==> lagoon: inputs <==
==> flow/design.v (excerpt) <==
module rv32i_core #(parameter XLEN=32, REG_COUNT=32)(
  input wire clk,
  input wire rst,
  input wire [31:0] instr,
  input wire [31:0] mem_rdata,
  output reg signed [31:0] pc,
  output wire [31:0] mem_addr,
  output wire [31:0] mem_wdata,
  output wire mem_we
);
Settings: LEC_CHECK=0, CAP_MARGIN=20, CORE_MARGIN=2, CORE_UTILIZATION=52, PLACE_DENSITY=0.42, SLEW_MARGIN=20; clock period 5.64 ns.
run.sh (not shown) runs the stock make flow with config.mk's settings and CLKGATE_MAP_FILE=.
==> violet (differences from lagoon) <==
Settings changed: CELL_PAD_IN_SITES_DETAIL_PLACEMENT set to 0, CORE_UTILIZATION 52 to 70, MIN_ROUTING_LAYER set to met1, PLACE_DENSITY 0.42 to unset, SETUP_SLACK_MARGIN set to -0.4, TNS_END_PERCENT set to 85.
==> flow/constraint.sdc (replaced) <==
create_clock -name core_clock -period 5.99 [get_ports {clk}]
set_input_delay 1.1980 -clock core_clock [delete_from_list [all_inputs] [get_ports {clk}]]
set_output_delay 1.1980 -clock core_clock [all_outputs]
set_load 0.01 [all_outputs]
==> indigo (differences from lagoon) <==
Settings changed: CORE_MARGIN 2 to 4, CORE_UTILIZATION 52 to 40, CTS_CLUSTER_SIZE set to 95, PLACE_DENSITY 0.42 to unset.
==> flow/constraint.sdc (replaced) <==
create_clock -name core_clock -period 9.0 [get_ports {clk}]
set_input_delay 1.8000 -clock core_clock [delete_from_list [all_inputs] [get_ports {clk}]]
set_output_delay 1.8000 -clock core_clock [all_outputs]
set_load 0.01 [all_outputs]
==> results <==
metric	violet	lagoon	indigo
Outcome	did not finish	failed layout checks	timing/DRC/antenna clean
Last stage reached	global routing (5_1_grt)	-	-
Layout check failures	-	negative setup slack	-
Starting utilization of the core area	0.7064	0.5221	0.4033
Biggest area consumer among cell classes	-	flip-flops and latches	flip-flops and latches
Clock buffer count	-	149	172
Combinational power share	-	0.329	0.273
Detail Placement HPWL	208600 um	214000 um	201200 um
Log Warnings	-	99	92
Non-clock buffer instance count of the final layout	-	1189	406
Residual DRC count	-	0	0
Classification of the worst-slack hold path	-	reg -> reg	reg -> reg
CTS resizes	46	154	0
Combinational group power	-	9.06 mW	4.54 mW
F_max	-	174.3 MHz	121.2 MHz
Wire length the detailed router placed on met1	-	112900 um	114900 um
Worst max-slew margin expressed relative to the limit	-	0.1960	0.1563
Critical Path Stages	-	28	21
Cells after DPL	7379	8189	8061
Routed length on met2	-	136000 um	135100 um
Placer Congestion	1.152	1.061	1.023
Vertical die dimension	318.9 um	369.4 um	424.6 um


==> amber <==
==> flow/design.v <==
`timescale 1ns / 1ps
module alu(
  input wire [31:0] a,
  input wire [31:0] b,
  input wire [2:0] funct3,
  input wire [6:0] funct7,
  input wire [6:0] opcode,
  output reg [31:0] result
);
  always @(*) begin
    case (funct3)
      3'b000: result = (opcode == 7'b0110011 && funct7 == 7'b0100000) ? a - b : a + b;   
      3'b111: result = a & b;                                                           
      3'b110: result = a | b;                                                           
      3'b100: result = a ^ b;                                                           
      3'b001: result = a << b[4:0];                                                     
      3'b101: result = (funct7 == 7'b0100000) ? $signed(a) >>> b[4:0] : a >> b[4:0];     
      3'b010: result = ($signed(a) < $signed(b)) ? 32'b1 : 32'b0;                        
      3'b011: result = (a < b) ? 32'b1 : 32'b0;                                           
      default: result = 32'hDEAD_BEEF;
    endcase
  end
endmodule
`timescale 1ns/1ps
module reg_file (input wire clk, input wire [4:0] rs1, rs2, rd, input wire we, input wire [31:0] wd, output wire [31:0] rd1, rd2);
  reg [31:0] regs [0:31];
  assign rd1=(rs1==0)?0:regs[rs1];
  assign rd2=(rs2==0)?0:regs[rs2];
  always @(posedge clk) begin
    if (we && rd!=0)
      regs[rd]<=wd;
  end
endmodule
`timescale 1ns / 1ps
module rv32i_core #(parameter XLEN=32, REG_COUNT=32)(
  input wire clk,
  input wire rst,
  input wire [31:0] instr,
  input wire [31:0] mem_rdata,
  output reg signed [31:0] pc,
  output wire [31:0] mem_addr,
  output wire [31:0] mem_wdata,
  output wire mem_we
);
  reg [31:0] instr_reg;
  reg [31:0] pc_reg;
  wire [6:0] opcode = instr_reg[6:0];
  wire [4:0] rd     = instr_reg[11:7];
  wire [2:0] funct3 = instr_reg[14:12];
  wire [4:0] rs1    = instr_reg[19:15];
  wire [4:0] rs2    = instr_reg[24:20];
  wire [6:0] funct7 = instr_reg[31:25];
  wire signed [31:0] imm_i = $signed({{20{instr_reg[31]}}, instr_reg[31:20]});
  wire signed [31:0] imm_s = $signed({{20{instr_reg[31]}}, instr_reg[31:25], instr_reg[11:7]});
  wire signed [31:0] imm_b = $signed({{19{instr_reg[31]}}, instr_reg[31], instr_reg[7], instr_reg[30:25], instr_reg[11:8], 1'b0});
  wire [31:0]         imm_u = {instr_reg[31:12], 12'b0};
  wire signed [31:0] imm_j = $signed({{11{instr_reg[31]}}, instr_reg[31], instr_reg[19:12], instr_reg[20], instr_reg[30:21], 1'b0});
  wire [31:0] reg_rdata1, reg_rdata2;
  wire [31:0] writeback_data;
  wire writeback_en;
  reg_file regfile (
    .clk(clk),
    .rs1(rs1),
    .rs2(rs2),
    .rd(rd),
    .we(writeback_en),
    .wd(writeback_data),
    .rd1(reg_rdata1),
    .rd2(reg_rdata2)
  );
  wire [31:0] alu_operand_b = (opcode == 7'b0010011 || opcode == 7'b0000011 || opcode == 7'b1100111) ? imm_i :
                              (opcode == 7'b0100011) ? imm_s :
                              reg_rdata2;
  wire [31:0] alu_result;
  alu alu_inst (
    .a(reg_rdata1),
    .b(alu_operand_b),
    .funct3(funct3),
    .funct7(funct7),
    .opcode(opcode),
    .result(alu_result)
  );
  assign writeback_en = (opcode == 7'b0010011 ||   
                         opcode == 7'b0110011 ||   
                         opcode == 7'b0000011 ||   
                         opcode == 7'b1101111 ||   
                         opcode == 7'b1100111 ||   
                         opcode == 7'b0010111 ||   
                         opcode == 7'b0110111);    
  assign writeback_data = (opcode == 7'b0000011) ? mem_rdata :
                          (opcode == 7'b1101111 || opcode == 7'b1100111) ? pc_reg + 4 :
                          (opcode == 7'b0010111 || opcode == 7'b0110111) ? imm_u :
                          alu_result;
  reg [31:0] mem_addr_reg, mem_wdata_reg;
  reg mem_we_reg;
  assign mem_addr  = mem_addr_reg;
  assign mem_wdata = mem_wdata_reg;
  assign mem_we    = mem_we_reg;
  reg branch_taken;
  reg signed [31:0] branch_target;
  always @(*) begin
    branch_taken  = 0;
    branch_target = pc_reg + 4;
    if (opcode == 7'b1100011) begin
      case (funct3)
        3'b000: branch_taken = (reg_rdata1 == reg_rdata2);
        3'b001: branch_taken = (reg_rdata1 != reg_rdata2);
        3'b100: branch_taken = ($signed(reg_rdata1) < $signed(reg_rdata2));
        3'b101: branch_taken = ($signed(reg_rdata1) >= $signed(reg_rdata2));
        3'b110: branch_taken = (reg_rdata1 < reg_rdata2);
        3'b111: branch_taken = (reg_rdata1 >= reg_rdata2);
      endcase
      branch_target = pc_reg + imm_b;
    end
  end
  always @(posedge clk or posedge rst) begin
    if (rst) begin
      pc <= 0;
      pc_reg <= 0;
      instr_reg <= 0;
      mem_addr_reg <= 0;
      mem_wdata_reg <= 0;
      mem_we_reg <= 0;
    end else begin
      pc_reg <= pc;
      instr_reg <= instr;
      case (opcode)
        7'b1100011: pc <= branch_taken ? branch_target : pc_reg + 4;
        7'b1101111: pc <= pc_reg + imm_j;
        7'b1100111: pc <= (reg_rdata1 + imm_i) & ~32'b1;
        default:    pc <= pc_reg + 4;
      endcase
      mem_we_reg <= 0;
      case (opcode)
        7'b0100011: begin
          mem_addr_reg  <= reg_rdata1 + imm_s;
          mem_wdata_reg <= reg_rdata2;
          mem_we_reg    <= 1;
        end
        7'b0000011: begin
          mem_addr_reg <= reg_rdata1 + imm_i;
        end
      endcase
    end
  end
endmodule
==> flow/run.sh <==
#!/bin/bash
# the make line also repeats each setting of config.mk as NAME=value (left out here)
make -C /OpenROAD-flow-scripts/flow DESIGN_CONFIG=/design/flow/config.mk WORK_HOME=/design/flow/orfs CLKGATE_MAP_FILE= finish
==> flow/config.mk <==
export PLATFORM = sky130hd
export DESIGN_NAME = rv32i_core
export DESIGN_NICKNAME = rv32i_core
export VERILOG_FILES = /design/flow/design.v
export SDC_FILE = /design/flow/constraint.sdc
export NUM_CORES = 4
export LEC_CHECK = 0
export CAP_MARGIN = 20
export CORE_MARGIN = 2
export CORE_UTILIZATION = 58
export SLEW_MARGIN = 20
==> flow/constraint.sdc <==
create_clock -name core_clock -period 6.19 [get_ports {clk}]
set_input_delay 1.2380 -clock core_clock [delete_from_list [all_inputs] [get_ports {clk}]]
set_output_delay 1.2380 -clock core_clock [all_outputs]
set_load 0.01 [all_outputs]
==> yarrow: changes against amber <==
Settings changed: ABC_AREA from default to 1, CELL_PAD_IN_SITES_DETAIL_PLACEMENT from default to 2, CORE_ASPECT_RATIO from default to 0.66, CORE_MARGIN 2 to 6, CORE_UTILIZATION 58 to 56, CTS_CLUSTER_SIZE from default to 95, GPL_ROUTABILITY_DRIVEN from default to 0, GPL_TIMING_DRIVEN from default to 0, HOLD_SLACK_MARGIN from default to 0.28, MAX_ROUTING_LAYER from default to met5, MIN_ROUTING_LAYER from default to met1, PLACE_DENSITY from default to 0.68, SETUP_SLACK_MARGIN from default to 1.29, TNS_END_PERCENT from default to 60.
==> flow/constraint.sdc (replaced) <==
create_clock -name core_clock -period 14.5 [get_ports {clk}]
set_input_delay 2.9000 -clock core_clock [delete_from_list [all_inputs] [get_ports {clk}]]
set_output_delay 2.9000 -clock core_clock [all_outputs]
set_load 0.01 [all_outputs]
==> notes <==
amber completed, yet does not pass: negative setup slack. yarrow never finished: it broke off in detailed placement. Against amber, the synthesized cell count of yarrow is higher by 51%. Against amber, the synthesized area of yarrow is larger by 3.7%. Of yarrow and amber, yarrow has the higher die area (gap about 12%, measured against amber).
==> figures <==
Share of the synthesized netlist area taken by xor and xnor gates: yarrow 1.14%; amber 2.09%
Fa+ha+maj area frac: yarrow 3.78%; amber 3.92%
Status: yarrow aborted with a tool error; amber finished with violations
Failing step: yarrow detailed placement; amber -
Violated checks: yarrow -; amber negative setup slack
Post-synthesis cell type count: yarrow 65; amber 99
Total Die Area: yarrow 0.137 sq mm; amber 0.122 sq mm
Synthesized instance count: yarrow 8,653; amber 5,720
Post-synthesis mux area share: yarrow 0.195%; amber 17.7%
Die y size: yarrow 303 um; amber 350 um
Die Width: yarrow 453 um; amber 350 um
Share of synthesized cell area in and-or and or-and compound cells: yarrow 19.8%; amber 15.1%
Post-synthesis average cell area: yarrow 8.32 sq um; amber 12.1 sq um
Placement Rows: yarrow 106; amber 126
Area share of the largest cell type after synthesis: yarrow 42.7%; amber 44.3%
Yosys stat chip area: yarrow 0.0720 sq mm; amber 0.0694 sq mm
Seq share, synth: yarrow 48.3%; amber 50.1%
Cell Area, Synth: yarrow 0.0720 sq mm; amber 0.0694 sq mm
Placeable core region: yarrow 0.127 sq mm; amber 0.118 sq mm
Top cell type by instance count after synthesis: yarrow nand2_1; amber edfxtp_1
Fp_density: yarrow 56.6%; amber 58.6%
# Cells Yosys: yarrow 8,653; amber 5,720
Power figures rest on the tool's default switching activity, not on a simulated workload.
